==> design/flow/design.v <==
`timescale 1ns / 1ps
module PCPU(
	input clock,
	input enable,
	input reset,
	input start,
	input [15:0] d_datain,
	input [15:0] i_datain,
	input [3:0] select_y,
	output wire [7:0] d_addr,
	output wire [15:0] d_dataout,
	output wire d_we,
	output wire [7:0] i_addr,
	output reg [15:0] y
);
reg state,next_state;
reg [7:0] pc;
reg [15:0] id_ir,ex_ir,mem_ir,wb_ir;
reg [15:0] reg_A, reg_B, reg_C, reg_C1, smdr, smdr1, ALUo; 
reg dw, zf, nf, cf, cin;
reg [15:0] gr[0:7];
assign d_dataout = smdr1;
assign d_we = dw;
assign d_addr = reg_C[7:0];
assign i_addr = pc;
always @(posedge clock or negedge reset)
	begin
		if (!reset)
			state <= 1'b0;
		else
			state <= next_state;
	end
always @(*)
	begin
		case (state)
			1'b0 : 
				if ((enable == 1'b1) && (start == 1'b1))  
					next_state <= 1'b1;
				else	
					next_state <= 1'b0;
			1'b1 :
				if ((enable == 1'b0) || (wb_ir[15:11] == 5'b00001)) 
					next_state <= 1'b0;
				else
					next_state <= 1'b1;
		endcase
	end
always @(posedge clock or negedge reset)
	begin
		if (!reset)
			begin
				id_ir <= 16'b0000_0000_0000_0000;
				pc <= 8'b0000_0000;
			end
		else if (state ==1'b1)
			begin	
            if((ex_ir[15:11] == 5'b11010 && zf == 1'b1) || (ex_ir[15:11] == 5'b11100 && nf == 1'b1)
				    ||(ex_ir[15:11] == 5'b11011 && zf == 1'b0) || (ex_ir[15:11] == 5'b11101 && nf == 1'b0)
					 ||(ex_ir[15:11] == 5'b11110 && cin == 1'b1) || (ex_ir[15:11] == 5'b11111 && cin == 1'b0)
					 || ex_ir[15:11] == 5'b11001)
					begin
					   pc <= ALUo[7:0];
					   id_ir <= 16'b0; 
				   end
				else if(id_ir[15:11] == 5'b11000)
				   begin
                  pc <= id_ir[7:0];	 
					   id_ir <= 16'b0;
               end
				else if(id_ir[15:11] == 5'b00001)  
					begin 
					   pc <= pc; 
					   id_ir <= id_ir; 
					end		
				else if((id_ir[15:11] == 5'b00010)&&(i_datain[15:11]!=5'b11000)&&(i_datain[15:11]!=5'b00000)&&(i_datain[15:11]!=5'b00001)) 
		         begin
		           if((id_ir[10:8]==i_datain[2:0])&&((i_datain[15:11]==5'b01000)||(i_datain[15:11]==5'b10001)
					   ||(i_datain[15:11]==5'b01010)||(i_datain[15:11]==5'b10010)||(i_datain[15:11]==5'b01100)||(i_datain[15:11]==5'b01101)
						||(i_datain[15:11]==5'b01110)||(i_datain[15:11]==5'b01111)))
			           begin
			             pc <= pc;
			             id_ir <= 16'b0;
			           end
			        else if((id_ir[10:8]==i_datain[6:4])&&((i_datain[15:11]==5'b00010)||(i_datain[15:11]==5'b00011)||(i_datain[15:11]==5'b01000)
				      ||(i_datain[15:11]==5'b10001)||(i_datain[15:11]==5'b01010)||(i_datain[15:11]==5'b10010)||(i_datain[15:11]==5'b01101)
						||(i_datain[15:11]==5'b01110)||(i_datain[15:11]==5'b01111)||(i_datain[15:11]==5'b01100)||(i_datain[15:11]==5'b00100)
						||(i_datain[15:11]==5'b00110)||(i_datain[15:11]==5'b00101)||(i_datain[15:11]==5'b00111)))
			           begin
			             pc <= pc;
			             id_ir <= 16'b0;
			           end
		           else if((id_ir[10:8]==i_datain[10:8])&&((i_datain[15:11]==5'b00011)||(i_datain[15:11]==5'b10000)
				      ||(i_datain[15:11]==5'b01011)||(i_datain[15:11]==5'b11001)||(i_datain[15:11]==5'b11010)||(i_datain[15:11]==5'b11011)
					   ||(i_datain[15:11]==5'b11100)||(i_datain[15:11]==5'b11101)||(i_datain[15:11]==5'b11110)||(i_datain[15:11]==5'b11111)||(i_datain[15:11]==5'b01001)))
			           begin
			             pc <= pc;
			             id_ir <= 16'b0;
			           end
					  else
					     begin
						    pc <= pc + 1'b1;
			             id_ir <= i_datain;
						  end
				   end
				else
				   begin
					   pc <= pc + 1'b1;
					   id_ir <= i_datain;
					end
			end
         else if(state==1'b0)
				begin
				   id_ir <= id_ir;
					pc <= pc;
				end			
	end
always @(posedge clock or negedge reset)
	begin
		if (!reset)
			begin
				ex_ir <= 16'b0000_0000_0000_0000;
				reg_A <= 16'b0000_0000_0000_0000;
				reg_B <= 16'b0000_0000_0000_0000; 
				smdr <= 16'b0000_0000_0000_0000;
			end
		else if(state == 1'b1 && ((ex_ir[15:11]==5'b11010 && zf==1'b1) ||(ex_ir[15:11]==5'b11011 && zf==1'b0) 
		      ||(ex_ir[15:11]==5'b11100 && nf==1'b1) || (ex_ir[15:11]==5'b11101 && nf==1'b0) ||(ex_ir[15:11]==5'b11110 && cin==1'b1)
            ||(ex_ir[15:11]==5'b11111 && cin==1'b0) || ex_ir[15:11]==5'b11001))
              ex_ir <= 16'b0;
      else if (state == 1'b1)
			begin
				ex_ir <= id_ir;
				if ((id_ir[15:11] == 5'b11010) || (id_ir[15:11] == 5'b11011) || (id_ir[15:11] == 5'b11100) || (id_ir[15:11] == 5'b11101) 
				  || (id_ir[15:11] == 5'b11110) || (id_ir[15:11] == 5'b11111) || (id_ir[15:11] == 5'b10000) || (id_ir[15:11] == 5'b01001) 
				  || (id_ir[15:11] == 5'b01011) || (id_ir[15:11] == 5'b11001)) 
				  begin
				   if(id_ir[10:8]==ex_ir[10:8]&&(ex_ir[15:11] == 5'b01000 || ex_ir[15:11] == 5'b10000 || ex_ir[15:11] == 5'b01001 || ex_ir[15:11] == 5'b01010
						  || ex_ir[15:11] == 5'b01011 || ex_ir[15:11] == 5'b10001 || ex_ir[15:11] == 5'b10010 || ex_ir[15:11] == 5'b01101 
						  || ex_ir[15:11] == 5'b01110 || ex_ir[15:11] == 5'b01111 || ex_ir[15:11] == 5'b00100 || ex_ir[15:11] == 5'b00110
						  || ex_ir[15:11] == 5'b00101 || ex_ir[15:11] == 5'b00111 ))
					   reg_A <= ALUo; 
					else if(id_ir[10:8] == mem_ir[10:8]&&(mem_ir[15:11] == 5'b01000 || mem_ir[15:11] == 5'b10000 || mem_ir[15:11] == 5'b01001 
						    || mem_ir[15:11] == 5'b01010 || mem_ir[15:11] == 5'b01011 || mem_ir[15:11] == 5'b10001 
							 || mem_ir[15:11] == 5'b10010 || mem_ir[15:11] == 5'b01101 || mem_ir[15:11] == 5'b01110 || mem_ir[15:11] == 5'b01111 
							 || mem_ir[15:11] == 5'b00100 || mem_ir[15:11] == 5'b00110 || mem_ir[15:11] == 5'b00101 || mem_ir[15:11] == 5'b00111 
							 || mem_ir[15:11] == 5'b00010))
						     begin
							     if(mem_ir[15:11]==5'b00010)   
		                       reg_A <= d_datain;
		                    else
	                          reg_A <= reg_C;  
                       end
               else if(wb_ir[10:8] == id_ir[10:8]&&(wb_ir[15:11] == 5'b01000 || wb_ir[15:11] == 5'b10000 || wb_ir[15:11] == 5'b01001 || wb_ir[15:11] == 5'b01010
						    || wb_ir[15:11] == 5'b01011 || wb_ir[15:11] == 5'b10001 || wb_ir[15:11] == 5'b10010 || wb_ir[15:11] == 5'b01101 
						    || wb_ir[15:11] == 5'b01110 || wb_ir[15:11] == 5'b01111 || wb_ir[15:11] == 5'b00100 || wb_ir[15:11] == 5'b00110
						    || wb_ir[15:11] == 5'b00101 || wb_ir[15:11] == 5'b00111 || wb_ir[15:11] == 5'b00010 ))
                       reg_A <= reg_C1;					
					else
					   reg_A <= gr[(id_ir[10:8])]; 
				  end
				else if(id_ir[15:11] == 5'b00010 || id_ir[15:11] == 5'b00011 || id_ir[15:11] == 5'b01000 || id_ir[15:11] == 5'b01010 
				        || id_ir[15:11] == 5'b10001 || id_ir[15:11] == 5'b10010 || id_ir[15:11] == 5'b01100 || id_ir[15:11] == 5'b01101 
						  || id_ir[15:11] == 5'b01110 || id_ir[15:11] == 5'b01111 || id_ir[15:11] == 5'b00100 || id_ir[15:11] == 5'b00110 
						  || id_ir[15:11] == 5'b00101 || id_ir[15:11] == 5'b00111) 
				    begin
					   if( (ex_ir[15:11] == 5'b01000 || ex_ir[15:11] == 5'b10000 || ex_ir[15:11] == 5'b01001 || ex_ir[15:11] == 5'b01010
						  || ex_ir[15:11] == 5'b01011 || ex_ir[15:11] == 5'b10001 || ex_ir[15:11] == 5'b10010 || ex_ir[15:11] == 5'b01101 
						  || ex_ir[15:11] == 5'b01110 || ex_ir[15:11] == 5'b01111 || ex_ir[15:11] == 5'b00100 || ex_ir[15:11] == 5'b00110
						  || ex_ir[15:11] == 5'b00101 || ex_ir[15:11] == 5'b00111 )&& ex_ir[10:8] == id_ir[6:4])
						    reg_A <= ALUo;
						else if( (mem_ir[15:11] == 5'b01000 || mem_ir[15:11] == 5'b10000 || mem_ir[15:11] == 5'b01001 
						      || mem_ir[15:11] == 5'b01010 || mem_ir[15:11] == 5'b01011 || mem_ir[15:11] == 5'b10001 
							   || mem_ir[15:11] == 5'b10010 || mem_ir[15:11] == 5'b01101 || mem_ir[15:11] == 5'b01110 || mem_ir[15:11] == 5'b01111 
							   || mem_ir[15:11] == 5'b00100 || mem_ir[15:11] == 5'b00110 || mem_ir[15:11] == 5'b00101 || mem_ir[15:11] == 5'b00111 
							   || mem_ir[15:11] == 5'b00010)&& mem_ir[10:8] == id_ir[6:4])
							     if(mem_ir[15:11]==5'b00010)
	                          reg_A <= d_datain;
	                       else
							        reg_A <= reg_C;
						else if( (wb_ir[15:11] == 5'b01000 || wb_ir[15:11] == 5'b10000 || wb_ir[15:11] == 5'b01001 || wb_ir[15:11] == 5'b01010
						    || wb_ir[15:11] == 5'b01011 || wb_ir[15:11] == 5'b10001 || wb_ir[15:11] == 5'b10010 || wb_ir[15:11] == 5'b01101 
						    || wb_ir[15:11] == 5'b01110 || wb_ir[15:11] == 5'b01111 || wb_ir[15:11] == 5'b00100 || wb_ir[15:11] == 5'b00110
						    || wb_ir[15:11] == 5'b00101 || wb_ir[15:11] == 5'b00111 || wb_ir[15:11] == 5'b00010 )&& wb_ir[10:8] == id_ir[6:4])
							 reg_A <= reg_C1;
						else
						    reg_A <= gr[id_ir[6:4]]; 
					 end	
			   else if((mem_ir[15:11]==5'b11010 && zf==1'b1) ||(mem_ir[15:11]==5'b11011 && zf==1'b0) 
		          ||(mem_ir[15:11]==5'b11100 && nf==1'b1) || (mem_ir[15:11]==5'b11101 && nf==1'b0) ||(mem_ir[15:11]==5'b11110 && cin==1'b1)
                ||(mem_ir[15:11]==5'b11111 && cin==1'b0) || mem_ir[15:11]==5'b11001)
                    reg_A <= 16'b0;  
				else if(id_ir[15:11] == 5'b11000)
					reg_A <= 16'b0;
				else
					reg_A <= gr[id_ir[6:4]]; 
				if (id_ir[15:11] == 5'b00010 || id_ir[15:11] == 5'b00011 || id_ir[15:11] == 5'b00100 || (id_ir[15:11] == 5'b00110) 
				  || (id_ir[15:11] == 5'b00101) || (id_ir[15:11] == 5'b00111))
					reg_B <= {12'b0000_0000_0000, id_ir[3:0]}; 
				else if ((id_ir[15:11] == 5'b11010) || (id_ir[15:11] == 5'b11011) || (id_ir[15:11] == 5'b11100) || (id_ir[15:11] == 5'b11101)
				      || (id_ir[15:11] == 5'b11110) || (id_ir[15:11] == 5'b11111)
				      || (id_ir[15:11] == 5'b01001) || (id_ir[15:11] == 5'b01011) || (id_ir[15:11] == 5'b11001))
					reg_B <= {8'b0000_0000, id_ir[7:0]}; 
				else if(id_ir[15:11] == 5'b10000)
				   reg_B <= {id_ir[7:0], 8'b0000_0000}; 
				else if(id_ir[15:11] == 5'b01000 || id_ir[15:11] == 5'b01010 || id_ir[15:11] == 5'b10001 || id_ir[15:11] == 5'b10010 
				    || id_ir[15:11] == 5'b01100 || id_ir[15:11] == 5'b01101 || id_ir[15:11] == 5'b01110 || id_ir[15:11] == 5'b01111)
				   begin
					   if( (ex_ir[15:11] == 5'b01000 || ex_ir[15:11] == 5'b10000 || ex_ir[15:11] == 5'b01001 || ex_ir[15:11] == 5'b01010
						  || ex_ir[15:11] == 5'b01011 || ex_ir[15:11] == 5'b10001 || ex_ir[15:11] == 5'b10010 || ex_ir[15:11] == 5'b01101 
						  || ex_ir[15:11] == 5'b01110 || ex_ir[15:11] == 5'b01111 || ex_ir[15:11] == 5'b00100 || ex_ir[15:11] == 5'b00110
						  || ex_ir[15:11] == 5'b00101 || ex_ir[15:11] == 5'b00111 )&& ex_ir[10:8] == id_ir[2:0])
						    reg_B <= ALUo;
						else if( (mem_ir[15:11] == 5'b01000 || mem_ir[15:11] == 5'b10000 || mem_ir[15:11] == 5'b01001 
						   || mem_ir[15:11] == 5'b00010 || mem_ir[15:11] == 5'b01010 || mem_ir[15:11] == 5'b01011 || mem_ir[15:11] == 5'b10001 
							|| mem_ir[15:11] == 5'b10010 || mem_ir[15:11] == 5'b01101 || mem_ir[15:11] == 5'b01110 || mem_ir[15:11] == 5'b01111
							|| mem_ir[15:11] == 5'b00100 || mem_ir[15:11] == 5'b00110 || mem_ir[15:11] == 5'b00101 || mem_ir[15:11] == 5'b00111 )
							&& mem_ir[10:8] == id_ir[2:0])
                      begin
		                   if(mem_ir[15:11]==5'b00010)
		                       reg_B <= d_datain;
		                   else
		                       reg_B <= reg_C;
                      end
						else if( (wb_ir[15:11] == 5'b01000 || wb_ir[15:11] == 5'b10000 || wb_ir[15:11] == 5'b01001 || wb_ir[15:11] == 5'b01010
						   || wb_ir[15:11] == 5'b01011 || wb_ir[15:11] == 5'b10001 || wb_ir[15:11] == 5'b10010 || wb_ir[15:11] == 5'b01101 
						   || wb_ir[15:11] == 5'b01110 || wb_ir[15:11] == 5'b01111 || wb_ir[15:11] == 5'b00100 || wb_ir[15:11] == 5'b00110
						   || wb_ir[15:11] == 5'b00101 || wb_ir[15:11] == 5'b00111 || wb_ir[15:11] == 5'b00010)&& wb_ir[10:8] == id_ir[2:0])
							 reg_B <= reg_C1;
						else
						    reg_B <= gr[id_ir[2:0]]; 
					 end
				else if((mem_ir[15:11]==5'b11010 && zf==1'b1) ||(mem_ir[15:11]==5'b11011 && zf==1'b0) 
		          ||(mem_ir[15:11]==5'b11100 && nf==1'b1) || (mem_ir[15:11]==5'b11101 && nf==1'b0) ||(mem_ir[15:11]==5'b11110 && cin==1'b1)
                ||(mem_ir[15:11]==5'b11111 && cin==1'b0) || mem_ir[15:11]==5'b11001)
                    reg_B <= 16'b0; 
				else if(id_ir[15:11] == 5'b11000)
				   reg_B <= 16'b0;
				else
					reg_B <= gr[id_ir[2:0]]; 
			   if (id_ir[15:11] == 5'b00011)
				   begin
					  if(id_ir[10:8] == ex_ir[10:8] && (ex_ir[15:11] == 5'b01000 || ex_ir[15:11] == 5'b10000 || ex_ir[15:11] == 5'b01001 
					     || ex_ir[15:11] == 5'b01010 || ex_ir[15:11] == 5'b01011 || ex_ir[15:11] == 5'b10001 || ex_ir[15:11] == 5'b10010 
					     || ex_ir[15:11] == 5'b01101 || ex_ir[15:11] == 5'b01110 || ex_ir[15:11] == 5'b01111 || ex_ir[15:11] == 5'b00100 
					     || ex_ir[15:11] == 5'b00110 || ex_ir[15:11] == 5'b00101 || ex_ir[15:11] == 5'b00111 ))
						   smdr <= ALUo;
					  else if(id_ir[10:8] == mem_ir[10:8] && (mem_ir[15:11] == 5'b01000 || mem_ir[15:11] == 5'b10000 
					     || mem_ir[15:11] == 5'b01001 || mem_ir[15:11] == 5'b01010 || mem_ir[15:11] == 5'b01011 || mem_ir[15:11] == 5'b10001 
						  || mem_ir[15:11] == 5'b10010 || mem_ir[15:11] == 5'b01101 || mem_ir[15:11] == 5'b01110 || mem_ir[15:11] == 5'b01111
						  || mem_ir[15:11] == 5'b00100 || mem_ir[15:11] == 5'b00110 || mem_ir[15:11] == 5'b00101 || mem_ir[15:11] == 5'b00111
						  || mem_ir[15:11] == 5'b00010))
						   begin
		                  if(mem_ir[15:11]==5'b00010)
		                      smdr <= d_datain;
		                  else
		                      smdr <= reg_C;                  
                     end
					  else if(id_ir[10:8] == wb_ir[10:8] && (wb_ir[15:11] == 5'b01000 || wb_ir[15:11] == 5'b10000 
					     || wb_ir[15:11] == 5'b00010 || wb_ir[15:11] == 5'b01001 || wb_ir[15:11] == 5'b01010 || wb_ir[15:11] == 5'b01011 
						  || wb_ir[15:11] == 5'b10001 || wb_ir[15:11] == 5'b10010 || wb_ir[15:11] == 5'b01101 || wb_ir[15:11] == 5'b01110 
						  || wb_ir[15:11] == 5'b01111 || wb_ir[15:11] == 5'b00100 || wb_ir[15:11] == 5'b00110 || wb_ir[15:11] == 5'b00101 
						  || wb_ir[15:11] == 5'b00111 ))
						   smdr <= reg_C1;
					  else
					      smdr <= gr[id_ir[10:8]];
					end
				else
				    smdr <= gr[id_ir[10:8]];
			end
   end
reg signed [15:0] reg_A1; 
always @(*)
begin
  reg_A1 <= reg_A;
end
always @(*)
	begin
	  if(ex_ir[15:11] == 5'b01000 || ex_ir[15:11] == 5'b10000 || ex_ir[15:11] == 5'b01001) 
	     {cf, ALUo} <= reg_A + reg_B;
	  else if(ex_ir[15:11] == 5'b01100 || (ex_ir[15:11] == 5'b01010) || (ex_ir[15:11] == 5'b01011))
	     {cf, ALUo} <= reg_A - reg_B;
	  else if(ex_ir[15:11] == 5'b10001)
	     {cf, ALUo} <= reg_A + reg_B + cin;
	  else if(ex_ir[15:11] == 5'b10010)
	     {cf, ALUo} <= reg_A - reg_B - cin;
     else if(ex_ir[15:11] == 5'b01101)
        {cf, ALUo} <= reg_A & reg_B; 	  
	  else if(ex_ir[15:11] == 5'b01110)
	     {cf, ALUo} <= reg_A | reg_B;
	  else if(ex_ir[15:11] == 5'b01111)
	     {cf, ALUo} <= reg_A ^ reg_B;
	  else if(ex_ir[15:11] == 5'b00100)
	     {cf, ALUo} <= reg_A << reg_B;
	  else if(ex_ir[15:11] == 5'b00110)
	     {cf, ALUo} <= reg_A >> reg_B;
	  else if(ex_ir[15:11] == 5'b00101)
	     {cf, ALUo} <= reg_A <<< reg_B;
	  else if(ex_ir[15:11] == 5'b00111)
	     {cf, ALUo} <= reg_A1 >>> reg_B;
	  else if(ex_ir[15:11] == 5'b00010 || ex_ir[15:11] == 5'b00011 
	         || ex_ir[15:11] == 5'b11100 || ex_ir[15:11] == 5'b11101 || ex_ir[15:11] == 5'b11010 || ex_ir[15:11] == 5'b11011
				|| ex_ir[15:11] == 5'b11110 || ex_ir[15:11] == 5'b11111 || ex_ir[15:11] == 5'b11001)
		  {cf, ALUo} <= reg_A + reg_B;
	  else 
	     {cf, ALUo} <= 17'b0;
	end		
always @(posedge clock or negedge reset)
	begin
		if (!reset)
			begin
				mem_ir <= 16'b0000_0000_0000_0000;
				reg_C <= 16'b0000_0000_0000_0000;
				smdr1 <= 16'b0000_0000_0000_0000;
				zf <= 1'b0;
				nf <= 1'b0;
				cin <= 1'b0;
				dw <= 1'b0;
			end	
	   else if (state == 1'b1)
			begin
				mem_ir <= ex_ir;
				reg_C <= ALUo;
				if ((ex_ir[15:11] == 5'b01000) || (ex_ir[15:11] == 5'b01100) || (ex_ir[15:11] == 5'b10000) || (ex_ir[15:11] == 5'b01001) 
				 || (ex_ir[15:11] == 5'b10001) || (ex_ir[15:11] == 5'b01010) || (ex_ir[15:11] == 5'b01011) || (ex_ir[15:11] == 5'b10010))
					begin
						if (ALUo == 16'b0000_0000_0000_0000)
							zf <= 1'b1; 
						else
							zf <= 1'b0;
						if (ALUo[15] == 1'b1) 
							nf <= 1'b1;
						else
							nf <= 1'b0;
					end
				else
				  begin
				     zf <= zf;
					  nf <= nf;
				  end
				if ((ex_ir[15:11] == 5'b01000) || (ex_ir[15:11] == 5'b10000) || (ex_ir[15:11] == 5'b01001) || (ex_ir[15:11] == 5'b10001)
				 || (ex_ir[15:11] == 5'b01010) || (ex_ir[15:11] == 5'b01011) || (ex_ir[15:11] == 5'b10010))					
					  cin <= cf;
				else
					  cin <= cin; 
				if (ex_ir[15:11] == 5'b00011)
					begin
						dw <= 1'b1; 
						smdr1 <= smdr;
					end
				else
				   begin
					   dw <= 1'b0;
						smdr1 <= 16'b0;
					end
			end
   end	  
always @(posedge clock or negedge reset)
	begin
		if (!reset)
			begin
				wb_ir <= 16'b0000_0000_0000_0000;
				reg_C1 <= 16'b0000_0000_0000_0000;
			end	
		else if (state == 1'b1)
			begin
				wb_ir <= mem_ir;
				if (mem_ir[15:11] == 5'b00010)
						reg_C1 <= d_datain;
				else
						reg_C1 <= reg_C;
			end
   end		
always @(posedge clock or negedge reset)
	begin
		if (!reset)
			begin
				gr[7] <= 16'b0000_0000_0000_0000;
				gr[6] <= 16'b0000_0000_0000_0000;
				gr[5] <= 16'b0000_0000_0000_0000;
				gr[4] <= 16'b0000_0000_0000_0000;
				gr[3] <= 16'b0000_0000_0000_0000;
				gr[2] <= 16'b0000_0000_0000_0000;
				gr[1] <= 16'b0000_0000_0000_0000;
				gr[0] <= 16'b0000_0000_0000_0000;
			end	
		else if (state == 1'b1)
			begin
				if ((wb_ir[15:11] == 5'b00010) || (wb_ir[15:11] == 5'b01000) || (wb_ir[15:11] == 5'b10000) || (wb_ir[15:11] == 5'b01001)
				 || (wb_ir[15:11] == 5'b10001) || (wb_ir[15:11] == 5'b01010) || (wb_ir[15:11] == 5'b01011) || (wb_ir[15:11] == 5'b10010)
				 ||(wb_ir[15:11] == 5'b01101) ||(wb_ir[15:11] == 5'b01110) ||(wb_ir[15:11] == 5'b01111) || (wb_ir[15:11] == 5'b00100)
				 ||(wb_ir[15:11] == 5'b00110) ||(wb_ir[15:11] == 5'b00101) || (wb_ir[15:11] == 5'b00111))
					gr[wb_ir[10:8]] <= reg_C1; 
				else
				   gr[wb_ir[10:8]] <= gr[wb_ir[10:8]];
			end
   end		
always @(*)
begin
	case(select_y)
		4'b0000: y <= pc;
		4'b0001: y <= id_ir;
		4'b0010: y <= reg_A;
		4'b0011: y <= reg_B;
		4'b0100: y <= reg_C;
		4'b0101: y <= reg_C1;
		4'b0110: y <= {15'b000000000000000,zf};
		4'b0111: y <= {15'b000000000000000,cin};
		4'b1000: y <= {15'b000000000000000,nf};
		4'b1001: y <= gr[1];
		4'b1010: y <= gr[2];
		4'b1011: y <= gr[3];
		4'b1100: y <= gr[4];
		4'b1101: y <= gr[5];
		4'b1110: y <= gr[6];
		4'b1111: y <= gr[7];
endcase
end
endmodule
==> design/flow/run.sh <==
#!/bin/bash
# the make line also repeats each setting of config.mk as NAME=value (left out here)
make -C /OpenROAD-flow-scripts/flow DESIGN_CONFIG=/design/flow/config.mk WORK_HOME=/design/flow/orfs CLKGATE_MAP_FILE= finish
==> design/flow/config.mk <==
export PLATFORM = sky130hd
export DESIGN_NAME = PCPU
export DESIGN_NICKNAME = PCPU
export VERILOG_FILES = /design/flow/design.v
export SDC_FILE = /design/flow/constraint.sdc
export NUM_CORES = 4
export LEC_CHECK = 0
export ABC_AREA = 1
export CAP_MARGIN = 15
export CELL_PAD_IN_SITES_DETAIL_PLACEMENT = 1
export CELL_PAD_IN_SITES_GLOBAL_PLACEMENT = 1
export CORE_ASPECT_RATIO = 0.85
export CORE_MARGIN = 4
export CORE_UTILIZATION = 60
export CTS_CLUSTER_DIAMETER = 260
export CTS_CLUSTER_SIZE = 44
export GPL_ROUTABILITY_DRIVEN = 0
export GPL_TIMING_DRIVEN = 1
export HOLD_SLACK_MARGIN = 0.13
export MAX_ROUTING_LAYER = met4
export PLACE_DENSITY_LB_ADDON = 0.03
export SETUP_SLACK_MARGIN = 0.87
export SLEW_MARGIN = 5
==> design/flow/constraint.sdc <==
create_clock -name core_clock -period 5.14 [get_ports {clock}]
set_input_delay 1.0280 -clock core_clock [delete_from_list [all_inputs] [get_ports {clock}]]
set_output_delay 1.0280 -clock core_clock [all_outputs]
set_load 0.01 [all_outputs]
==> results of run 1 <==
==> reports/qor.csv, run 1 <==
stage;metric;value;unit
synthesis;ys.warnings.count;2;
synthesis;yosys_register_bits;277;
synthesis;synth-adder-area-share;2.78;%
synthesis;post_synth_main_area_contributors;dfrtp_1 (27%), nand2_1 (15%), o21ai_0 (8.5%), inv_1 (6.3%), nand3_1 (5.6%);
synthesis;synth.cellmix.xorXnorShare;2.38;%
synthesis;number_of_cells_in_the_yosys_synthesis_report;3950;
run_status;stopping_stage;global placement without I/O;
die;die_h;197;µm
synthesis;postSynth.topFlopCell;dfrtp_1;
run_status;toolErrorMsg;[ERROR FLW-0024] Place density exceeds 1.0 (current PLACE_DENSITY_LB_ADDON =  0.03). Please check if the value of  PLACE_DENSITY_LB_ADDON is between 0 and 0.99.;
die;initCoreUtil;60.6;%
synthesis;yosys-top-cells-count;nand2_1 (978), o21ai_0 (427), inv_1 (421);
die;chipWidth;231;µm
synthesis;syn-instance-count;3950;
die;design.core.area;41700;µm²
synthesis;synth_top_cell_by_area;dfrtp_1;
synthesis;edf_count;0;
synthesis;synthTopLogicFamily;simple AND/OR/NAND/NOR gates;
synthesis;netlist-cell-type-count;67;
synthesis;async_reset_ff_share;100;%
synthesis;post_synth_instance_area;25300;µm²
synthesis;synth.yosys.seq_area_share;27.4;%
synthesis;syn_area_per_cell;6.40;µm²
run_status;status;stopped before the end;
synthesis;simple_gate_area_share;30.0;%
synthesis;synth_compound_gate_area_share;26.6;%
synthesis;post_synthesis_chip_area_from_yosys;25300;µm²
die;core.rowCount;69;
die;total_die_area;45500;µm²
synthesis;most_common_cell;nand2_1;
synthesis;share_of_yosys_cell_area_claimed_by_the_top_area_cell_type;27.4;%
synthesis;post_synth_mux_area_share;0;%
synthesis;post_synthesis_net_count;4045;
==> run 2: changes to the inputs <==
Settings changed: CAP_MARGIN 15 to 20, CELL_PAD_IN_SITES_DETAIL_PLACEMENT 1 to default, CELL_PAD_IN_SITES_GLOBAL_PLACEMENT 1 to default, CORE_ASPECT_RATIO 0.85 to default, CORE_MARGIN 4 to 2, CORE_UTILIZATION 60 to 72, CTS_CLUSTER_DIAMETER 260 to 218, CTS_CLUSTER_SIZE 44 to 99, GPL_ROUTABILITY_DRIVEN 0 to default, GPL_TIMING_DRIVEN 1 to default, HOLD_SLACK_MARGIN 0.13 to default, MAX_ROUTING_LAYER met4 to default, PLACE_DENSITY from default to 0.86, PLACE_DENSITY_LB_ADDON 0.03 to default, SETUP_SLACK_MARGIN 0.87 to default, SLEW_MARGIN 5 to 20.
Clock period 5.14 ns to 2.0 ns, I/O delays scaled along.
==> reports/qor.csv, run 2 <==
stage;metric;value;unit;change
synthesis;ys.warnings.count;2;;unchanged
synthesis;simple_gate_area_share;30.0;%;unchanged
die;core.rowCount;68;;-1.4%
die;total_die_area;36600;µm²;-19%
synthesis;synth.cellmix.xorXnorShare;2.38;%;unchanged
synthesis;netlist-cell-type-count;67;;unchanged
synthesis;synthTopLogicFamily;simple AND/OR/NAND/NOR gates;;
die;die_h;191;µm;-3.0%
place;portBuffers;88;;
synthesis;syn_area_per_cell;6.40;µm²;unchanged
synthesis;synth_compound_gate_area_share;26.6;%;unchanged
synthesis;post_synthesis_chip_area_from_yosys;25300;µm²;unchanged
place;place.gp.congestion;1.51;;
synthesis;share_of_yosys_cell_area_claimed_by_the_top_area_cell_type;27.4;%;unchanged
synthesis;most_common_cell;nand2_1;;
synthesis;synth.yosys.seq_area_share;27.4;%;unchanged
synthesis;synth_top_cell_by_area;dfrtp_1;;
synthesis;number_of_cells_in_the_yosys_synthesis_report;3950;;unchanged
die;design.portCount;89;;
synthesis;yosys-top-cells-count;nand2_1 (978), o21ai_0 (427), inv_1 (421);;
synthesis;edf_count;0;;unchanged
synthesis;async_reset_ff_share;100;%;unchanged
synthesis;post_synthesis_net_count;4045;;unchanged
synthesis;postSynth.topFlopCell;dfrtp_1;;
synthesis;post_synth_mux_area_share;0;%;unchanged
die;design.core.area;34500;µm²;-17%
run_status;stopping_stage;detailed placement;;
die;chipWidth;191;µm;-17%
run_status;status;stopped before the end;;
run_status;toolErrorMsg;[ERROR DPL-0033] detailed placement checks failed during check placement.;;
synthesis;synth-adder-area-share;2.78;%;unchanged
synthesis;post_synth_main_area_contributors;dfrtp_1 (27%), nand2_1 (15%), o21ai_0 (8.5%), inv_1 (6.3%), nand3_1 (5.6%);;
die;initCoreUtil;73.1;%;+13 points
synthesis;syn-instance-count;3950;;unchanged
synthesis;yosys_register_bits;277;;unchanged
synthesis;post_synth_instance_area;25300;µm²;unchanged
-- run 2: through the flow --
stage	setup WS [ns]	power, mW	instance area (µm²)	hold WS (ns)
floorplan	-1.03	33.2	25600	0.104
global placement	-1.39	55.7	34000	0.288
==> run 3: changes to the inputs <==
Settings changed: ABC_AREA 1 to default, CELL_PAD_IN_SITES_DETAIL_PLACEMENT from default to 0, CELL_PAD_IN_SITES_GLOBAL_PLACEMENT from default to 0, CORE_ASPECT_RATIO from default to 0.85, CORE_UTILIZATION 72 to 65, CTS_CLUSTER_DIAMETER 218 to default, CTS_CLUSTER_SIZE 99 to 44, GPL_ROUTABILITY_DRIVEN from default to 1, GPL_TIMING_DRIVEN from default to 1, HOLD_SLACK_MARGIN from default to 0.13, PLACE_DENSITY 0.86 to default, PLACE_DENSITY_LB_ADDON from default to 0.03, SETUP_SLACK_MARGIN from default to -0.31, SLEW_MARGIN 20 to 40.
Clock period 2.0 ns to 3.73 ns, I/O delays scaled along.
==> reports/qor.csv, run 3 <==
stage;metric;value;unit;change
synthesis;postSynth.topFlopCell;dfrtp_1;;
worst_setup_path;cpPeakStageDelay;0.68;ns;
final_timing;layout_setup_ws;-0.366;ns;
clock_network;h-tree-depth;1;;
clock_network;clock_latency;0.61;ns;
final_layout;layout.filler_cells;2683;;
worst_setup_path;critPathRequiredTime;4.21;ns;
final_timing;report.final.hold_viol_count;0;;
die;design.core.area;39200;µm²;+14%
synthesis;ys.warnings.count;2;;unchanged
pwr;clockPowerShare;8.0;%;
pwr;pwr.group.clock;2.99;mW;
detailed_routing;post_drt_wl_per_cell;31.0;µm;
grt;grt_max_degree;88;;
synthesis;simple_gate_area_share;18.5;%;-12 points
worst_setup_path;crit-reg2reg-capture;smdr[8];;
synthesis;yosys-top-cells-count;nand2_1 (352), o21ai_0 (304), nor2_1 (293);;
detailed_routing;routed_via_density;8.02;;
synthesis;post_synthesis_net_count;3270;;-19%
detailed_routing;drtAntennaViolNets;0;;
synthesis;post_synth_instance_area;25700;µm²;+1.8%
clock_network;cts_root_buffer;clkbuf_16;;
clock_network;cts_tree;done;;
pwr;vdd_ir_drop_max;1000;µV;
synthesis;async_reset_ff_share;100;%;unchanged
die;core.rowCount;67;;-1.5%
grt;grt_first_pass_wirelength;185;mm;
pwr;pwr.group.sequential;6.93;mW;
worst_setup_path;setup.worst_path.class;flop to flop;;
detailed_routing;wl;125;mm;
synthesis;synth.yosys.seq_area_share;26.9;%;-0.49 points
grt;grt_util_all_layers;59.4;%;
worst_setup_path;worstPathCellList;nand2b_1 -> o22ai_1 -> a311oi_1 -> o311ai_0 -> a221oi_1 -> a21o_1 -> a21oi_2 -> a211oi_2 -> buf_4 -> o21ai_0 -> mux2i_1 -> buf_4 -> o21ai_0;;
final_timing;finalCriticalPeriod;4.10;ns;
worst_setup_path;critical_path.top_delay_family;AND-OR/OR-AND gates;;
synthesis;number_of_cells_in_the_yosys_synthesis_report;3175;;-20%
final_timing;final.period_utilization;110;%;
final_timing;whs;0.186;ns;
place;place.gp.congestion;1.18;;-22%
worst_setup_path;cp_data_arrival_time;4.58;ns;
synthesis;synthTopLogicFamily;AND-OR/OR-AND gates;;
place;dpl-instance-area;29900;µm²;
worst_setup_path;worst_path_max_delay_cell;a311oi_1;;
detailed_routing;firstDrtPassIters;20;;
clock_network;post_cts_hold_buffer_count;0;;
worst_setup_path;cp_num_buf_inv;2;;
synthesis;synth_top_cell_by_area;dfrtp_1;;
die;initCoreUtil;65.6;%;-7.6 points
final_timing;max-slew-margin-rel;35.5;%;
die;chipWidth;220;µm;+15%
pwr;sw_frac_of_total;54.9;%;
synthesis;post_synth_main_area_contributors;dfrtp_1 (27%), mux4_2 (6.4%), o21ai_0 (5.9%), nand2_1 (5.1%), mux2i_1 (4.4%);;
detailed_routing;detail_route.drc_violations;0;;
final_timing;max_clock_freq;244;MHz;
synthesis;most_common_cell;nand2_1;;
synthesis;synth.cellmix.xorXnorShare;2.59;%;+0.21 points
grt;global_route.overflow_total;0;;
synthesis;syn_area_per_cell;8.10;µm²;+27%
run;stage_log_warnings;59;;
worst_setup_path;crit_path_end_kind;flop;;
worst_setup_path;critPathCapture;smdr[8];;
synthesis;share_of_yosys_cell_area_claimed_by_the_top_area_cell_type;26.9;%;-0.49 points
worst_setup_path;rr_worst_depth;13;;
synthesis;syn-instance-count;3175;;-20%
min_path;hold_path.class;primary input to async pin;;
clock_network;cts_buffers;29;;
pwr;power.combinational.fraction;73.6;%;
clock_network;clock_sinks;277;;
run_status;layout.failed_checks;negative setup slack;;
final_layout;stdcell_area;31100;µm²;
pwr;p_comb;27.6;mW;
clock_network;cts-root-to-sink-buffers;3;;
final_timing;timing_worst_slew_pin_value;0.966;ns;
final_timing;clock_skews;0.0303;ns;
final_layout;finish.net_count;3571;;
final_layout;utilization;79.2;%;
worst_setup_path;r2r-start;ex_ir[11];;
synthesis;edf_count;0;;unchanged
detailed_routing;detail_route.iter0.violations;7686;;
worst_setup_path;startpoint;ex_ir[11];;
synthesis;post_synth_mux_area_share;13.9;%;+14 points
grt;initial_antenna_violation_count;9;;
place;dp.cells;3954;;
pwr;power-per-cell-area;1210;nW/µm²;
final_timing;drv_slew;0;;
pwr;leakagePower;13.1;nW;
die;die_h;187;µm;-2.0%
synthesis;post_synthesis_chip_area_from_yosys;25700;µm²;+1.8%
clock_network;worst_setup_hold_path_clk_slew;0.07;ns;
grt;via_count_of_the_first_global_routing_pass;30285;;
synthesis;netlist-cell-type-count;101;;+51%
die;design.portCount;89;;unchanged
final_timing;setup_viol;67;;
pwr;internal-power;16.9;mW;
worst_setup_path;kind_of_start_point_of_the_critical_path;flop;;
place;dp_hpwl;92.6;mm;
run_status;status;complete, but fails checks;;
place;portBuffers;88;;unchanged
pwr;power_top_consumer;combinational logic;;
run;cap_viol_max_count;0;;
pwr;power_frac_seq;18.5;%;
die;total_die_area;41200;µm²;+13%
synthesis;yosys_register_bits;277;;unchanged
synthesis;synth_compound_gate_area_share;29.4;%;+2.8 points
detailed_routing;detailroute.via_count;32222;;
worst_setup_path;worst-path-max-fanout;13;;
worst_setup_path;worst-path-stages;13;;
synthesis;synth-adder-area-share;2.73;%;-0.050 points
final_layout;layoutNonFillerInstCount;4018;;
worst_setup_path;regToRegSetupSlack;-0.37;ns;
final_layout;syn_to_final_growth;20.8;%;
final_timing;unrepaired_setup_endpoints_after_global_routing;true;;
pwr;p_sw;20.6;mW;
-- run 3: layout make-up --
| type | instances | area (µm²) | area share [%] |
|---|---|---|---|
| multi-input combinational | 2520 | 17500 | 56.4 |
| sequential | 277 | 6950 | 22.4 |
| timing repair buffer | 550 | 4620 | 14.9 |
| clock buffer | 38 | 820 | 2.64 |
| tap | 517 | 647 | 2.08 |
| inverter | 98 | 368 | 1.18 |
| clock inverter | 14 | 124 | 0.399 |
| antenna | 4 | 10.0 | 0.0322 |
-- run 3: through the flow --
step	setup slack, ns	setup TNS [ns]	power, mW
detailed placement	-0.233	-4.92	31.6
CTS	-0.293	-6.14	34.7
global placement	-0.189	-2.37	30.7
floorplan	-0.303	-2.94	20.5
finish	-0.366	-11.32	37.5
global route	-0.400	-14.86	38.3
-- run 3: timing repair --
item / in CTS / in global routing
hold endpoints to repair: 0 / 0
buffers inserted: 0 / 8
resized: 0 / 46
endpoints found under the setup margin: 0 / 49
-- run 3: routing by layer --
metal,vias to the layer above,GRT usage [%],routed length (µm)
met1,14790,75.0,41600
met5,-,3.69,293
li1,12531,-,-
met4,12,31.5,10000
met2,3798,77.5,46100
met3,1091,36.3,26600
==> run 4: changes to the inputs <==
Settings changed: CELL_PAD_IN_SITES_DETAIL_PLACEMENT 0 to 1, CELL_PAD_IN_SITES_GLOBAL_PLACEMENT 0 to 3, CORE_ASPECT_RATIO 0.85 to default, CORE_MARGIN 2 to 9, CORE_UTILIZATION 65 to 63, CTS_CLUSTER_SIZE 44 to default, GPL_ROUTABILITY_DRIVEN 1 to default, GPL_TIMING_DRIVEN 1 to default, HOLD_SLACK_MARGIN 0.13 to default, MAX_ROUTING_LAYER from default to met5, PLACE_DENSITY_LB_ADDON 0.03 to 0.29, SETUP_SLACK_MARGIN -0.31 to 1.3, SLEW_MARGIN 40 to 20.
Clock period 3.73 ns to 5.82 ns, I/O delays scaled along.
==> reports/qor.csv, run 4 <==
stage;metric;value;unit;change
synthesis;synth.cellmix.xorXnorShare;2.59;%;unchanged
synthesis;ys.warnings.count;2;;unchanged
synthesis;synth_compound_gate_area_share;29.4;%;unchanged
synthesis;synth_top_cell_by_area;dfrtp_1;;
synthesis;synthTopLogicFamily;AND-OR/OR-AND gates;;
die;initCoreUtil;64.3;%;-1.3 points
synthesis;share_of_yosys_cell_area_claimed_by_the_top_area_cell_type;26.9;%;unchanged
run_status;stopping_stage;global placement without I/O;;
synthesis;post_synth_main_area_contributors;dfrtp_1 (27%), mux4_2 (6.4%), o21ai_0 (5.9%), nand2_1 (5.1%), mux2i_1 (4.4%);;
die;total_die_area;48400;µm²;+18%
synthesis;synth.yosys.seq_area_share;26.9;%;unchanged
synthesis;syn_area_per_cell;8.10;µm²;unchanged
synthesis;post_synthesis_net_count;3270;;unchanged
synthesis;yosys_register_bits;277;;unchanged
synthesis;number_of_cells_in_the_yosys_synthesis_report;3175;;unchanged
die;die_h;220;µm;+17%
synthesis;most_common_cell;nand2_1;;
die;core.rowCount;73;;+9.0%
synthesis;async_reset_ff_share;100;%;unchanged
synthesis;yosys-top-cells-count;nand2_1 (352), o21ai_0 (304), nor2_1 (293);;
die;design.core.area;40000;µm²;+2.0%
die;chipWidth;220;µm;+0.13%
synthesis;postSynth.topFlopCell;dfrtp_1;;
synthesis;post_synth_instance_area;25700;µm²;unchanged
synthesis;post_synth_mux_area_share;13.9;%;unchanged
run_status;toolErrorMsg;[ERROR FLW-0024] Place density exceeds 1.0 (current PLACE_DENSITY_LB_ADDON =  0.29). Please check if the value of  PLACE_DENSITY_LB_ADDON is between 0 and 0.99.;;
synthesis;netlist-cell-type-count;101;;unchanged
run_status;status;stopped before the end;;
synthesis;syn-instance-count;3175;;unchanged
synthesis;simple_gate_area_share;18.5;%;unchanged
synthesis;post_synthesis_chip_area_from_yosys;25700;µm²;unchanged
synthesis;edf_count;0;;unchanged
synthesis;synth-adder-area-share;2.73;%;unchanged
==> run 5: changes to the inputs <==
Settings changed: ABC_AREA from default to 1, CELL_PAD_IN_SITES_DETAIL_PLACEMENT 1 to default, CELL_PAD_IN_SITES_GLOBAL_PLACEMENT 3 to default, CORE_MARGIN 9 to 2, CORE_UTILIZATION 63 to 72, CTS_CLUSTER_DIAMETER from default to 218, CTS_CLUSTER_SIZE from default to 99, MAX_ROUTING_LAYER met5 to default, PLACE_DENSITY from default to 0.86, PLACE_DENSITY_LB_ADDON 0.29 to default, SETUP_SLACK_MARGIN 1.3 to default, TNS_END_PERCENT from default to 10.
Clock period 5.82 ns to 1.99 ns, I/O delays scaled along.
==> reports/qor.csv, run 5 <==
stage;metric;value;unit;change
run_status;status;stopped before the end;;
run_status;stopping_stage;clock tree synthesis;;
run_status;toolErrorMsg;[ERROR DPL-0038] Utilization greater than 100%, impossible to legalize;;
synthesis;yosys-top-cells-count;nand2_1 (978), o21ai_0 (427), inv_1 (421);;
die;initCoreUtil;73.1;%;+8.8 points
die;design.core.area;34500;µm²;-14%
place;dpl-instance-area;33800;µm²;
place;place.gp.congestion;1.38;;
synthesis;syn-instance-count;3950;;+24%
synthesis;ys.warnings.count;2;;unchanged
synthesis;post_synth_mux_area_share;0;%;-14 points
synthesis;synth.yosys.seq_area_share;27.4;%;+0.49 points
synthesis;synth.cellmix.xorXnorShare;2.38;%;-0.21 points
die;design.portCount;89;;
synthesis;edf_count;0;;unchanged
synthesis;number_of_cells_in_the_yosys_synthesis_report;3950;;+24%
place;dp_hpwl;124;mm;
synthesis;syn_area_per_cell;6.40;µm²;-21%
synthesis;post_synthesis_net_count;4045;;+24%
synthesis;synth_compound_gate_area_share;26.6;%;-2.8 points
synthesis;netlist-cell-type-count;67;;-34%
synthesis;most_common_cell;nand2_1;;
synthesis;synth-adder-area-share;2.78;%;+0.050 points
die;core.rowCount;68;;-6.8%
synthesis;yosys_register_bits;277;;unchanged
synthesis;post_synth_instance_area;25300;µm²;-1.8%
die;die_h;191;µm;-13%
synthesis;async_reset_ff_share;100;%;unchanged
place;portBuffers;88;;
synthesis;post_synth_main_area_contributors;dfrtp_1 (27%), nand2_1 (15%), o21ai_0 (8.5%), inv_1 (6.3%), nand3_1 (5.6%);;
place;place_worst_setup_slack;-1.78;ns;
synthesis;post_synthesis_chip_area_from_yosys;25300;µm²;-1.8%
die;total_die_area;36600;µm²;-24%
synthesis;synthTopLogicFamily;simple AND/OR/NAND/NOR gates;;
synthesis;synth_top_cell_by_area;dfrtp_1;;
synthesis;postSynth.topFlopCell;dfrtp_1;;
synthesis;simple_gate_area_share;30.0;%;+12 points
synthesis;share_of_yosys_cell_area_claimed_by_the_top_area_cell_type;27.4;%;+0.49 points
die;chipWidth;191;µm;-13%
[run 5: per-stage QoR]
| step | TNS [ns] | instances |
|---|---|---|
| detailed placement | -195.60 | 5252 |
| floorplan | -70.55 | 3950 |
| global placement | -126.03 | 5252 |
==> run 6: changes to the inputs <==
Settings changed: CORE_UTILIZATION 72 to 52, CTS_CLUSTER_DIAMETER 218 to default, CTS_CLUSTER_SIZE 99 to default, PLACE_DENSITY 0.86 to default.
Clock period 1.99 ns to 3.54 ns, I/O delays scaled along.
==> reports/qor.csv, run 6 <==
stage;metric;value;unit;change
pwr;vdd_ir_drop_max;763;µV;
place;place.gp.congestion;1.16;;-16%
place;portBuffers;88;;unchanged
worst_setup_path;regToRegSetupSlack;-0.15;ns;
grt;global_route.usage.met3;18.8;%;
final_layout;syn_to_final_growth;22.8;%;
die;die_h;224;µm;+17%
pwr;clockPowerShare;9.0;%;
die;core.rowCount;80;;+18%
final_timing;layout_setup_ws;-0.147;ns;
synthesis;yosys_register_bits;277;;unchanged
synthesis;syn-instance-count;3950;;unchanged
run_status;layout.failed_checks;negative setup slack;;
die;total_die_area;50400;µm²;+38%
clock_network;h-tree-depth;1;;
detailed_routing;post_drt_wl_per_cell;27.4;µm;
grt;gr-max-usage-layer;met2;;
synthesis;simple_gate_area_share;30.0;%;unchanged
synthesis;synthTopLogicFamily;simple AND/OR/NAND/NOR gates;;
synthesis;synth-adder-area-share;2.78;%;unchanged
synthesis;netlist-cell-type-count;67;;unchanged
synthesis;ys.warnings.count;2;;unchanged
worst_setup_path;path_common_cell;nor2_1;;
clock_network;cts_buffers;29;;
synthesis;post_synthesis_chip_area_from_yosys;25300;µm²;unchanged
worst_setup_path;cp_num_buf_inv;4;;
synthesis;most_common_cell;nand2_1;;
worst_setup_path;critPathCapture;smdr[1];;
final_layout;layoutNonFillerInstCount;4940;;
synthesis;synth.cellmix.xorXnorShare;2.38;%;unchanged
worst_setup_path;cpPeakStageDelay;0.60;ns;
pwr;power.combinational.fraction;75.6;%;
synthesis;share_of_yosys_cell_area_claimed_by_the_top_area_cell_type;27.4;%;unchanged
grt;grt_first_pass_wirelength;198;mm;
worst_setup_path;crit_path_end_kind;flop;;
detailed_routing;firstDrtPassIters;11;;
pwr;internal-power;14.8;mW;
worst_setup_path;crit-reg2reg-capture;smdr[1];;
run_status;status;complete, but fails checks;;
die;chipWidth;224;µm;+17%
final_timing;max-slew-margin-rel;24.6;%;
synthesis;post_synthesis_net_count;4045;;unchanged
synthesis;synth_top_cell_by_area;dfrtp_1;;
pwr;pwr.group.clock;3.17;mW;
worst_setup_path;kind_of_start_point_of_the_critical_path;flop;;
worst_setup_path;worstPathCellList;inv_1 -> nor2_1 -> inv_1 -> nor2_1 -> inv_1 -> nand3_1 -> nor2_1 -> nand3_1 -> nand4_2 -> buf_4 -> o21ai_0 -> a31oi_1 -> nor2_1 -> nand2_1 -> o211ai_1 -> nand2_1;;
clock_network;clock_latency;0.62;ns;
grt;groute.layer.met2.usage;78.2;%;
pwr;p_sw;20.2;mW;
min_path;hold_path.class;primary input to async pin;;
final_timing;whs;0.0900;ns;
place;dp_hpwl;101;mm;-18%
pwr;power-per-cell-area;1130;nW/µm²;
worst_setup_path;critical_path.top_delay_family;simple AND/OR/NAND/NOR gates;;
synthesis;number_of_cells_in_the_yosys_synthesis_report;3950;;unchanged
clock_network;worst_setup_hold_path_clk_slew;0.07;ns;
place;dp.cells;4867;;-7.3%
final_timing;setup_viol;10;;
synthesis;postSynth.topFlopCell;dfrtp_1;;
worst_setup_path;startpoint;ex_ir[15];;
final_timing;unrepaired_setup_endpoints_after_global_routing;true;;
synthesis;post_synth_main_area_contributors;dfrtp_1 (27%), nand2_1 (15%), o21ai_0 (8.5%), inv_1 (6.3%), nand3_1 (5.6%);;
grt;grt_util_all_layers;52.6;%;
synthesis;syn_area_per_cell;6.40;µm²;unchanged
worst_setup_path;rr_worst_depth;16;;
run;stage_log_warnings;62;;
synthesis;edf_count;0;;unchanged
final_timing;finalCriticalPeriod;3.69;ns;
worst_setup_path;r2r-start;ex_ir[15];;
detailed_routing;wl;136;mm;
grt;global_route.overflow_total;0;;
pwr;sw_frac_of_total;57.7;%;
final_timing;drv_slew;0;;
clock_network;post_cts_hold_buffer_count;0;;
synthesis;async_reset_ff_share;100;%;unchanged
die;initCoreUtil;52.8;%;-20 points
pwr;power_frac_seq;15.4;%;
final_timing;clock_skews;0.0162;ns;
detailed_routing;detail_route.iter0.violations;6123;;
grt;use_met1;58.7;%;
synthesis;post_synth_mux_area_share;0;%;unchanged
clock_network;cts_tree;done;;
die;design.core.area;47800;µm²;+39%
final_timing;report.final.hold_viol_count;0;;
clock_network;clock_sinks;277;;
synthesis;yosys-top-cells-count;nand2_1 (978), o21ai_0 (427), inv_1 (421);;
die;design.portCount;89;;unchanged
pwr;leakagePower;14.0;nW;
final_timing;timing_worst_slew_pin_value;1.13;ns;
synthesis;post_synth_instance_area;25300;µm²;unchanged
pwr;p_comb;26.5;mW;
detailed_routing;routed_via_density;6.74;;
grt;grt_max_degree;89;;
final_timing;max_clock_freq;271;MHz;
grt;via_count_of_the_first_global_routing_pass;31557;;
pwr;power_top_consumer;combinational logic;;
worst_setup_path;setup.worst_path.class;flop to flop;;
final_timing;final.period_utilization;104;%;
detailed_routing;detail_route.drc_violations;0;;
grt;initial_antenna_violation_count;7;;
detailed_routing;detailroute.via_count;33297;;
worst_setup_path;cp_data_arrival_time;4.14;ns;
pwr;pwr.group.sequential;5.39;mW;
worst_setup_path;critPathRequiredTime;3.99;ns;
synthesis;synth_compound_gate_area_share;26.6;%;unchanged
detailed_routing;drtAntennaViolNets;0;;
run;cap_viol_max_count;0;;
final_layout;finish.net_count;4390;;
worst_setup_path;worst-path-max-fanout;11;;
worst_setup_path;worst_path_max_delay_cell;dfrtp_1;;
clock_network;cts_root_buffer;clkbuf_16;;
clock_network;cts-root-to-sink-buffers;3;;
synthesis;synth.yosys.seq_area_share;27.4;%;unchanged
worst_setup_path;worst-path-stages;16;;
run 6: per-stage QoR:
| step | power, mW | setup WS (ns) | TNS, ns | cell area (µm²) | util [%] |
|---|---|---|---|---|---|
| CTS | 32.5 | -0.155 | -0.454 | 30400 | 63.6 |
| floorplan | 18.2 | 0.0278 | 0 | 25300 | - |
| global placement | 29.1 | -0.271 | -3.56 | 29400 | 61.5 |
| detailed placement | 29.3 | -0.261 | -4.06 | 29400 | 61.5 |
| global route | 36.4 | -0.207 | -2.17 | 31000 | 64.8 |
| finish | 35.1 | -0.147 | -0.671 | 31000 | 64.9 |
run 6: layer usage:
metal  wire [µm]  up-vias
met3       19800     1072
met2       55400     3032
met4       16400        4
met1       43900    14996
met5          98        -
li1            -    14193
run 6: cell type report:
class / instances / area [µm²]
fill: 4332 / 16800
multi-input combinational: 2993 / 16200
sequential: 277 / 6940
timing repair buffer: 532 / 4450
inverter: 462 / 1760
clock buffer: 35 / 778
tap: 615 / 769
clock inverter: 19 / 168
antenna: 7 / 17.5
run 6: timing repair:
item / CTS / global route
endpoints found under the setup margin: 29 / 70
resized: 35 / 135
setup buffers: 0 / 12
pin swaps: 1 / 42
==> run 7: changes to the inputs <==
Settings changed: ABC_AREA 1 to default, CAP_MARGIN 20 to 0, CORE_UTILIZATION 52 to 72, CTS_CLUSTER_SIZE from default to 35, PLACE_DENSITY from default to 0.65, TNS_END_PERCENT 10 to default.
Clock period 3.54 ns to 3.22 ns, I/O delays scaled along.
==> reports/qor.csv, run 7 <==
stage;metric;value;unit;change
die;chipWidth;193;µm;-14%
die;die_h;193;µm;-14%
place;portBuffers;88;;unchanged
synthesis;synth.yosys.seq_area_share;26.9;%;-0.49 points
synthesis;post_synth_instance_area;25700;µm²;+1.8%
synthesis;post_synthesis_chip_area_from_yosys;25700;µm²;+1.8%
run_status;status;stopped before the end;;
clock_network;clock_sinks;277;;unchanged
synthesis;number_of_cells_in_the_yosys_synthesis_report;3175;;-20%
synthesis;async_reset_ff_share;100;%;unchanged
synthesis;syn_area_per_cell;8.10;µm²;+27%
synthesis;most_common_cell;nand2_1;;
synthesis;postSynth.topFlopCell;dfrtp_1;;
run_status;stopping_stage;global routing;;
run_status;toolErrorMsg;[ERROR GRT-0116] Global routing finished with congestion. Check the congestion regions in the DRC Viewer.;;
clock_network;h-tree-depth;1;;unchanged
synthesis;post_synth_main_area_contributors;dfrtp_1 (27%), mux4_2 (6.4%), o21ai_0 (5.9%), nand2_1 (5.1%), mux2i_1 (4.4%);;
place;dp_hpwl;88.9;mm;-12%
synthesis;synth-adder-area-share;2.73;%;-0.050 points
clock_network;cts_root_buffer;clkbuf_16;;
synthesis;synth_top_cell_by_area;dfrtp_1;;
synthesis;post_synthesis_net_count;3270;;-19%
synthesis;post_synth_mux_area_share;13.9;%;+14 points
synthesis;ys.warnings.count;2;;unchanged
synthesis;synth_compound_gate_area_share;29.4;%;+2.8 points
die;design.core.area;35400;µm²;-26%
die;design.portCount;89;;unchanged
grt;global_route.overflow_total;625;;
synthesis;synth.cellmix.xorXnorShare;2.59;%;+0.21 points
place;place.gp.congestion;1.39;;+20%
synthesis;synthTopLogicFamily;AND-OR/OR-AND gates;;
grt;grt_util_all_layers;88.8;%;
synthesis;syn-instance-count;3175;;-20%
synthesis;share_of_yosys_cell_area_claimed_by_the_top_area_cell_type;26.9;%;-0.49 points
clock_network;post_cts_hold_buffer_count;0;;unchanged
place;place_worst_setup_slack;-0.769;ns;-0.508 ns
synthesis;edf_count;0;;unchanged
die;initCoreUtil;72.7;%;+20 points
die;total_die_area;37300;µm²;-26%
synthesis;yosys-top-cells-count;nand2_1 (352), o21ai_0 (304), nor2_1 (293);;
synthesis;yosys_register_bits;277;;unchanged
synthesis;simple_gate_area_share;18.5;%;-12 points
clock_network;cts-root-to-sink-buffers;3;;unchanged
place;dpl-instance-area;30600;µm²;+3.8%
clock_network;cts_buffers;30;;+3.4%
die;core.rowCount;69;;-14%
synthesis;netlist-cell-type-count;101;;+51%
-- run 7: timing repair --
| action | CTS |
|---|---|
| setup buffers | 48 |
| pin swaps | 96 |
| setup endpoints to repair | 86 |
| gates resized | 229 |
| cloned | 3 |
-- run 7: metrics by stage --
step                      hold slack [ns]  std cells  TNS (ns)  total power [mW]
after global placement              0.463       3991    -27.30              35.9
after CTS                          0.0697       4093    -16.66              44.3
after detailed placement            0.472       3991    -34.49              37.2
after floorplan                     0.348       3175     -6.62              24.1
-- run 7: layer usage --
| metal | global-route usage (%) | GRT overflow |
|---|---|---|
| met1 | 86.7 | 24 |
| met2 | 101 | 344 |
| met3 | 79.9 | 60 |
| met4 | 88.5 | 187 |
| met5 | 62.9 | 10 |
==> run 8: changes to the inputs <==
Settings changed: ABC_AREA from default to 1, CAP_MARGIN 0 to 20, CELL_PAD_IN_SITES_DETAIL_PLACEMENT from default to 2, CELL_PAD_IN_SITES_GLOBAL_PLACEMENT from default to 2, CORE_ASPECT_RATIO from default to 0.54, CORE_UTILIZATION 72 to 26, CTS_CLUSTER_SIZE 35 to 51, GPL_ROUTABILITY_DRIVEN from default to 0, GPL_TIMING_DRIVEN from default to 1, HOLD_SLACK_MARGIN from default to 0.04, MAX_ROUTING_LAYER from default to met5, MIN_ROUTING_LAYER from default to met2, PLACE_DENSITY 0.65 to default, SETUP_SLACK_MARGIN from default to 0.82, SLEW_MARGIN 20 to 10, TNS_END_PERCENT from default to 35.
==> reports/qor.csv, run 8 <==
stage;metric;value;unit;change
run_status;status;stopped before the end;;
run_status;stopping_stage;global routing;;
run_status;toolErrorMsg;[ERROR GRT-0116] Global routing finished with congestion. Check the congestion regions in the DRC Viewer.;;
synthesis;yosys-top-cells-count;nand2_1 (978), o21ai_0 (427), inv_1 (421);;
synthesis;share_of_yosys_cell_area_claimed_by_the_top_area_cell_type;27.4;%;+0.49 points
synthesis;synth_compound_gate_area_share;26.6;%;-2.8 points
synthesis;synth.yosys.seq_area_share;27.4;%;+0.49 points
synthesis;synth-adder-area-share;2.78;%;+0.050 points
die;total_die_area;99800;µm²;+170%
synthesis;async_reset_ff_share;100;%;unchanged
clock_network;cts_buffers;34;;+13%
die;design.core.area;95600;µm²;+170%
clock_network;cts-root-to-sink-buffers;3;;unchanged
die;design.portCount;89;;unchanged
clock_network;post_cts_hold_buffer_count;0;;unchanged
clock_network;h-tree-depth;2;;+1
synthesis;number_of_cells_in_the_yosys_synthesis_report;3950;;+24%
synthesis;synth.cellmix.xorXnorShare;2.38;%;-0.21 points
synthesis;postSynth.topFlopCell;dfrtp_1;;
place;portBuffers;88;;unchanged
synthesis;post_synthesis_chip_area_from_yosys;25300;µm²;-1.8%
place;dp_hpwl;162;mm;+82%
die;core.rowCount;83;;+20%
grt;global_route.overflow_total;3073;;
synthesis;post_synth_main_area_contributors;dfrtp_1 (27%), nand2_1 (15%), o21ai_0 (8.5%), inv_1 (6.3%), nand3_1 (5.6%);;
clock_network;cts_root_buffer;clkbuf_16;;
synthesis;syn-instance-count;3950;;+24%
synthesis;ys.warnings.count;2;;unchanged
synthesis;syn_area_per_cell;6.40;µm²;-21%
clock_network;clock_sinks;277;;unchanged
synthesis;synth_top_cell_by_area;dfrtp_1;;
synthesis;simple_gate_area_share;30.0;%;+12 points
die;initCoreUtil;26.4;%;-46 points
grt;grt_util_all_layers;79.4;%;
synthesis;edf_count;0;;unchanged
synthesis;most_common_cell;nand2_1;;
synthesis;yosys_register_bits;277;;unchanged
synthesis;post_synth_instance_area;25300;µm²;-1.8%
synthesis;post_synth_mux_area_share;0;%;-14 points
synthesis;netlist-cell-type-count;67;;-34%
synthesis;post_synthesis_net_count;4045;;+24%
die;die_h;233;µm;+21%
die;chipWidth;428;µm;+120%
synthesis;synthTopLogicFamily;simple AND/OR/NAND/NOR gates;;
==> run 8: metal layers <==
| metal | GRT usage [%] | GRT overflow |
|---|---|---|
| met1 | - | - |
| met2 | 76.9 | 47 |
| met3 | 101 | 2736 |
| met4 | 47.2 | 63 |
| met5 | 75.9 | 227 |
==> run 8: what timing repair did <==
item,4_1_cts
pin swaps,176
resized,764
cloned,2
endpoints found under the setup margin,229
buffers inserted,98
==> run 8: through the flow <==
step | setup TNS [ns] | hold slack, ns | instances | cell area [µm²] | setup slack, ns
after global placement | -46.34 | 0.465 | 5875 | 33300 | -0.947
after floorplan | 0 | 0.348 | 3950 | 25400 | 0.185
after detailed placement | -52.73 | 0.472 | 5875 | 33300 | -0.909
after CTS | -13.44 | 0.0671 | 6035 | 38100 | -0.404
==> run 9: changes to the inputs <==
Settings changed: ABC_AREA 1 to default, CAP_MARGIN 20 to 5, CELL_PAD_IN_SITES_GLOBAL_PLACEMENT 2 to 1, CORE_ASPECT_RATIO 0.54 to 1.01, CORE_MARGIN 2 to 10, CORE_UTILIZATION 26 to 70, CTS_CLUSTER_DIAMETER from default to 381, CTS_CLUSTER_SIZE 51 to 18, GPL_ROUTABILITY_DRIVEN 0 to 1, HOLD_SLACK_MARGIN 0.04 to default, MAX_ROUTING_LAYER met5 to default, SETUP_SLACK_MARGIN 0.82 to default, SLEW_MARGIN 10 to 20, TNS_END_PERCENT 35 to default.
Clock period 3.22 ns to 5.71 ns, I/O delays scaled along.
==> reports/qor.csv, run 9 <==
stage;metric;value;unit;change
synthesis;post_synthesis_net_count;3270;;-19%
die;initCoreUtil;71.0;%;+45 points
die;total_die_area;44800;µm²;-55%
die;die_h;213;µm;-8.8%
die;chipWidth;211;µm;-51%
synthesis;syn_area_per_cell;8.10;µm²;+27%
synthesis;postSynth.topFlopCell;dfrtp_1;;
synthesis;synthTopLogicFamily;AND-OR/OR-AND gates;;
synthesis;post_synth_mux_area_share;13.9;%;+14 points
synthesis;most_common_cell;nand2_1;;
synthesis;synth-adder-area-share;2.73;%;-0.050 points
synthesis;yosys_register_bits;277;;unchanged
synthesis;share_of_yosys_cell_area_claimed_by_the_top_area_cell_type;26.9;%;-0.49 points
synthesis;synth.yosys.seq_area_share;26.9;%;-0.49 points
die;core.rowCount;70;;-16%
synthesis;synth_top_cell_by_area;dfrtp_1;;
synthesis;synth.cellmix.xorXnorShare;2.59;%;+0.21 points
synthesis;simple_gate_area_share;18.5;%;-12 points
synthesis;syn-instance-count;3175;;-20%
die;design.core.area;36300;µm²;-62%
synthesis;synth_compound_gate_area_share;29.4;%;+2.8 points
synthesis;yosys-top-cells-count;nand2_1 (352), o21ai_0 (304), nor2_1 (293);;
synthesis;number_of_cells_in_the_yosys_synthesis_report;3175;;-20%
synthesis;async_reset_ff_share;100;%;unchanged
synthesis;edf_count;0;;unchanged
synthesis;post_synth_main_area_contributors;dfrtp_1 (27%), mux4_2 (6.4%), o21ai_0 (5.9%), nand2_1 (5.1%), mux2i_1 (4.4%);;
synthesis;netlist-cell-type-count;101;;+51%
run_status;status;stopped before the end;;
run_status;stopping_stage;global placement without I/O;;
synthesis;post_synth_instance_area;25700;µm²;+1.8%
synthesis;ys.warnings.count;2;;unchanged
run_status;toolErrorMsg;[ERROR GPL-0301] Utilization 107.100 % exceeds 100%.;;
synthesis;post_synthesis_chip_area_from_yosys;25700;µm²;+1.8%
No activity file was given, so power comes from the tool's default toggle rates.
